run A:
// arbiter_puf
module arbiter_puf #(parameter challenge_size = 8, response_width = 24)
					(input logic [challenge_size-1 : 0] challenge,
					input logic clk, reset,
					output logic [response_width-1 : 0] response);
For scale: roughly 15000 cells after synthesis, roughly 34 I/O pins, about 0.19 mm² of cells after synthesis.
clock: 8.0 ns
lec_check: 0
abc_area: 1
cap_margin: 20
cell_pad_in_sites_detail_placement: 1
cell_pad_in_sites_global_placement: 1
core_margin: 6
core_utilization: 37
cts_cluster_diameter: 27
cts_cluster_size: 44
gpl_routability_driven: 0
gpl_timing_driven: 0
place_density: 0.92
slew_margin: 0
tns_end_percent: 30
run.sh (not shown) runs the stock make flow with config.mk's settings and CLKGATE_MAP_FILE=.
Run A: PASS, flow complete, no timing, DRC or antenna violations
Edits applied to the flow inputs when going from run A to run B:
==> flow/config.mk <==
export PLATFORM = sky130hd
export DESIGN_NAME = arbiter_puf
export DESIGN_NICKNAME = arbiter_puf
export VERILOG_FILES = /design/flow/design.v
export SDC_FILE = /design/flow/constraint.sdc
export NUM_CORES = 4
export LEC_CHECK = 0
export ABC_AREA = 1
export CAP_MARGIN = 20
export CELL_PAD_IN_SITES_DETAIL_PLACEMENT = 1
export CELL_PAD_IN_SITES_GLOBAL_PLACEMENT = 1
export CORE_MARGIN = 6
export CORE_UTILIZATION = 59
export CTS_CLUSTER_DIAMETER = 27
export CTS_CLUSTER_SIZE = 33
export GPL_ROUTABILITY_DRIVEN = 0
export GPL_TIMING_DRIVEN = 0
export SLEW_MARGIN = 0
export TNS_END_PERCENT = 30
### Flow results
Row first-iteration DRC count: run B lower / run A higher. Result for run A and run B: all clean. Run A → run B: initial core utilization saw an increase; share of cell area taken by flip-flops and latches went down by 0.17 points; worst path required time neither gained nor lost much; setup slack now sits lower; power higher. The global routing usage summed across all routing layers of run B exceeds that of run A by 8.1 points. Taking run A as the reference point, the clock period minus final worst setup slack of run B rises by 0.41 ns. Fraction of area in multi-input gates: run A vs run B — no meaningful difference. The transition at the pin with the smallest max-transition slack of run B is lower than that of run A.
diff inputs: run B => run C
==> flow/config.mk <==
export PLATFORM = sky130hd
export DESIGN_NAME = arbiter_puf
export DESIGN_NICKNAME = arbiter_puf
export VERILOG_FILES = /design/flow/design.v
export SDC_FILE = /design/flow/constraint.sdc
export NUM_CORES = 4
export LEC_CHECK = 0
export CAP_MARGIN = 20
export CORE_MARGIN = 2
export CORE_UTILIZATION = 68
export SLEW_MARGIN = 20
==> flow/constraint.sdc <==
create_clock -name core_clock -period 8.86 [get_ports {clk}]
set_input_delay 1.7720 -clock core_clock [delete_from_list [all_inputs] [get_ports {clk}]]
set_output_delay 1.7720 -clock core_clock [all_outputs]
set_load 0.01 [all_outputs]
Findings:
- Looking at slowest cell on the critical path, the sky130_fd_sc_hd__clkdlybuf4s50_1 result is from run C; the sky130_fd_sc_hd__buf_16 one comes from run B.
- Per the comparison of run C with run B, via count lower; post-route non-filler standard cell count dropped 11%.
- Compare run C and run B | die size higher: run B
- Summed standard-cell area reported by yosys of run C is on par with run B.
For run D, these inputs were changed with respect to run C:
-- flow/config.mk --
<<< run C, line 8
export CAP_MARGIN = 20
export CORE_MARGIN = 2
export CORE_UTILIZATION = 68
export SLEW_MARGIN = 20
>>> run D, line 8
export CAP_MARGIN = 20
export CORE_MARGIN = 2
export CORE_UTILIZATION = 72
export PLACE_DENSITY = 0.39
export SLEW_MARGIN = 20
==> flow/constraint.sdc <==
create_clock -name core_clock -period 2.97 [get_ports {clk}]
set_input_delay 0.5940 -clock core_clock [delete_from_list [all_inputs] [get_ports {clk}]]
set_output_delay 0.5940 -clock core_clock [all_outputs]
set_load 0.01 [all_outputs]
Notes after the runs:
- Fraction of standard cell area in multi-input logic essentially unchanged between run D and run C.
- The post-synthesis to final-layout area growth number comes out lower for run C vs run D.
- Number of buffers added to fix hold violations after cts came out exactly the same in run C and run D.
- On starting DRC count in detailed routing, run D does better than run C.
Here is what was changed in the inputs of run E compared with run D.
-- flow/config.mk --
<<< run D, line 8
export CAP_MARGIN = 20
export CORE_MARGIN = 2
export CORE_UTILIZATION = 72
export PLACE_DENSITY = 0.39
export SLEW_MARGIN = 20
>>> run E, line 8
export CAP_MARGIN = 20
export CORE_MARGIN = 2
export CORE_UTILIZATION = 40
export SLEW_MARGIN = 20
==> flow/constraint.sdc <==
create_clock -name core_clock -period 5.89 [get_ports {clk}]
set_input_delay 1.1780 -clock core_clock [delete_from_list [all_inputs] [get_ports {clk}]]
set_output_delay 1.1780 -clock core_clock [all_outputs]
set_load 0.01 [all_outputs]
## What came out
Run E -> run D: number of pins with negative max-slew slack in the final report delta 0, exact match
Compared with run D, run E shows a layout-stage area growth over the synthesis result that is 2.2 points higher.
Run E ends up with a cell area that is 2.0% higher than in run D.
NOTE sequential power run D->run E decreased by more than a quarter
Summary of run E over run D: overall power consumption fell about 50%, required time of the worst setup path saw an increase, number of global-route vias before repair down 4849.

========
arbiter_puf again, from the RTL that the note above started with.
make LEC_CHECK=0 CAP_MARGIN=35 CELL_PAD_IN_SITES_DETAIL_PLACEMENT=0 CELL_PAD_IN_SITES_GLOBAL_PLACEMENT=3 CORE_MARGIN=5 CORE_UTILIZATION=46 CTS_CLUSTER_SIZE=20 GPL_ROUTABILITY_DRIVEN=0 GPL_TIMING_DRIVEN=1 HOLD_SLACK_MARGIN=0.06 MAX_ROUTING_LAYER=met4 MIN_ROUTING_LAYER=met1 PLACE_DENSITY=0.73 SLEW_MARGIN=10 finish   # period 6.32 ns
Edit:
ABC_AREA = 0   (was default)
CELL_PAD_IN_SITES_GLOBAL_PLACEMENT = 0   (was 3)
CORE_MARGIN = 2   (was 5)
CORE_UTILIZATION = 72   (was 46)
CTS_CLUSTER_SIZE = 58   (was 20)
GPL_ROUTABILITY_DRIVEN = default   (was 0)
HOLD_SLACK_MARGIN = default   (was 0.06)
MAX_ROUTING_LAYER = met5   (was met4)
PLACE_DENSITY = default   (was 0.73)
SLEW_MARGIN = 20   (was 10)
clock period = 5.07 ns   (was 6.32 ns; I/O delays follow)
=> The new run went through all stages and came out clean; worst setup slack degrades by 1.2 ns; clock-buffer cell count fell by 91; non-clock buffer count grows by 22; synthesized area is unchanged; final area shrinks by about 1.7%; worst hold slack hardly moves; cell count came out lower by 9.9%.
Edit:
ABC_AREA = default   (was 0)
CAP_MARGIN = 20   (was 35)
CTS_CLUSTER_SIZE = 70   (was 58)
PLACE_DENSITY_LB_ADDON = 0.0   (was default)
SETUP_SLACK_MARGIN = 0.67   (was default)
clock period = 2.25 ns   (was 5.07 ns; I/O delays follow)
What happened:
- The new run ran to the end with no violations
- count of clock-buffer cells in the layout increases by 12
- cell count increases slightly
- wire length increases by a few percent
- clock power increases by well over a third
- global-route usage increases by 0.65 points
- total power increases by well over a third
- utilization increases by 0.48 points
- critical path depth is unchanged
- worst setup slack got worse by 1.6 ns
Edit:
ABC_AREA = 0   (was default)
CAP_MARGIN = 35   (was 20)
CORE_UTILIZATION = 70   (was 72)
CTS_CLUSTER_SIZE = 58   (was 70)
PLACE_DENSITY_LB_ADDON = default   (was 0.0)
SETUP_SLACK_MARGIN = default   (was 0.67)
clock period = 5.07 ns   (was 2.25 ns; I/O delays follow)
Outcome:
- clock skew drops by 0.0061 ns
- clock power falls by 55%
- cell area came out lower by 0.60%

========
Starting RTL as in the previous note.
// arbiter_puf
module arbiter_puf #(parameter challenge_size = 8, response_width = 24)
					(input logic [challenge_size-1 : 0] challenge,
					input logic clk, reset,
					output logic [response_width-1 : 0] response);
make LEC_CHECK=0 ABC_AREA=0 CAP_MARGIN=35 CELL_PAD_IN_SITES_DETAIL_PLACEMENT=0 CELL_PAD_IN_SITES_GLOBAL_PLACEMENT=0 CORE_MARGIN=2 CORE_UTILIZATION=72 CTS_CLUSTER_SIZE=58 GPL_TIMING_DRIVEN=1 MAX_ROUTING_LAYER=met5 MIN_ROUTING_LAYER=met1 SETUP_SLACK_MARGIN=-0.08 SLEW_MARGIN=20 finish   # period 5.07 ns
Change:
ABC_AREA = 1   (was 0)
CORE_MARGIN = 5   (was 2)
CORE_UTILIZATION = 69   (was 72)
SETUP_SLACK_MARGIN = -0.25   (was -0.08)
clock period = 5.82 ns   (was 5.07 ns; I/O delays follow)
After rerunning: Non-clock buffer count goes down by 20; worst setup slack gains 0.87 ns; critical path depth is unchanged; synthesized area is about the same; total power falls by roughly a tenth; routed wire length climbs by a few percent; sequential cell count does not change; die area goes up by a few percent; clock power went down by roughly a tenth.
Change:
ABC_AREA = default   (was 1)
CAP_MARGIN = 30   (was 35)
CORE_MARGIN = 2   (was 5)
CORE_UTILIZATION = 72   (was 69)
CTS_CLUSTER_SIZE = 70   (was 58)
PLACE_DENSITY_LB_ADDON = 0.0   (was default)
SETUP_SLACK_MARGIN = 0.55   (was -0.25)
SLEW_MARGIN = 40   (was 20)
clock period = 2.15 ns   (was 5.82 ns; I/O delays follow)
Result:
- core utilization goes up by 3.9 points
- total power goes up to 2.7 times its value
- flip-flop count does not change
- worst hold slack degrades by 0.20 ns
- routed wire length goes down slightly
- synthesized area stays flat
- sequential share of layout area goes down by 0.34 points
- final cell count goes down slightly
Change:
CAP_MARGIN = 15   (was 30)
SETUP_SLACK_MARGIN = 0.63   (was 0.55)
After rerunning:
- The changed run went through all stages and came out clean
- maximum frequency stays flat
- power hardly moves
- design area barely changes
- core utilization is higher by 0.14 points
- register-to-register slack stays flat
- count of clock-buffer cells in the layout does not change
- worst setup slack barely changes
- final cell count hardly moves
- sequential share of layout area is about the same
- first-iteration DRC count is higher by 1.7%

========
main:
arbiter_puf again, from the RTL that the note above started with.
## arbiter_puf
module arbiter_puf #(parameter challenge_size = 8, response_width = 24)
					(input logic [challenge_size-1 : 0] challenge,
					input logic clk, reset,
					output logic [response_width-1 : 0] response);
clock: 5.48 ns
lec_check: 0
abc_area: 1
cap_margin: 20
core_margin: 2
core_utilization: 72
slew_margin: 20
--- input diff main..the feature branch ---
Settings: ABC_AREA removed (was 1); CTS_CLUSTER_SIZE newly set to 57; PLACE_DENSITY_LB_ADDON newly set to 0.0; SETUP_SLACK_MARGIN newly set to 0.62; the clock period (ns, I/O delays scaled along) changed from 5.48 to 2.15.
==> comparison <==
In the feature branch relative to main, synthesized cell count had gone down by a few percent.
Run comparison: main highest-delay cell along the critical path clkdlybuf4s50_1; the feature branch highest-delay cell along the critical path mux4_2
Of main and the feature branch, the higher depth of the most critical reg-to-reg path belongs to main.
Clock share of power, main and the feature branch: higher on the feature branch
[the feature branch] post-CTS setup repair buffer count rose 30 relative to main
On the feature branch: post-route fraction of the period consumed by the critical path is 35 points higher than what main gave.
The lower total number of multi-input combinational cells came out of the feature branch.
Taking main over the feature branch, the met1 wire length ratio works out to 1.05.
main and the feature branch ended up with roughly the same post-synthesis share of cell area spent on full adders, half adders and majority gates.
The category of the most critical setup path comes out reg -> out in one run and reg -> reg in the other, namely in main and the feature branch respectively.
Cell count was lower in the feature branch than in main.
Power and IR drop assume default switching activity.
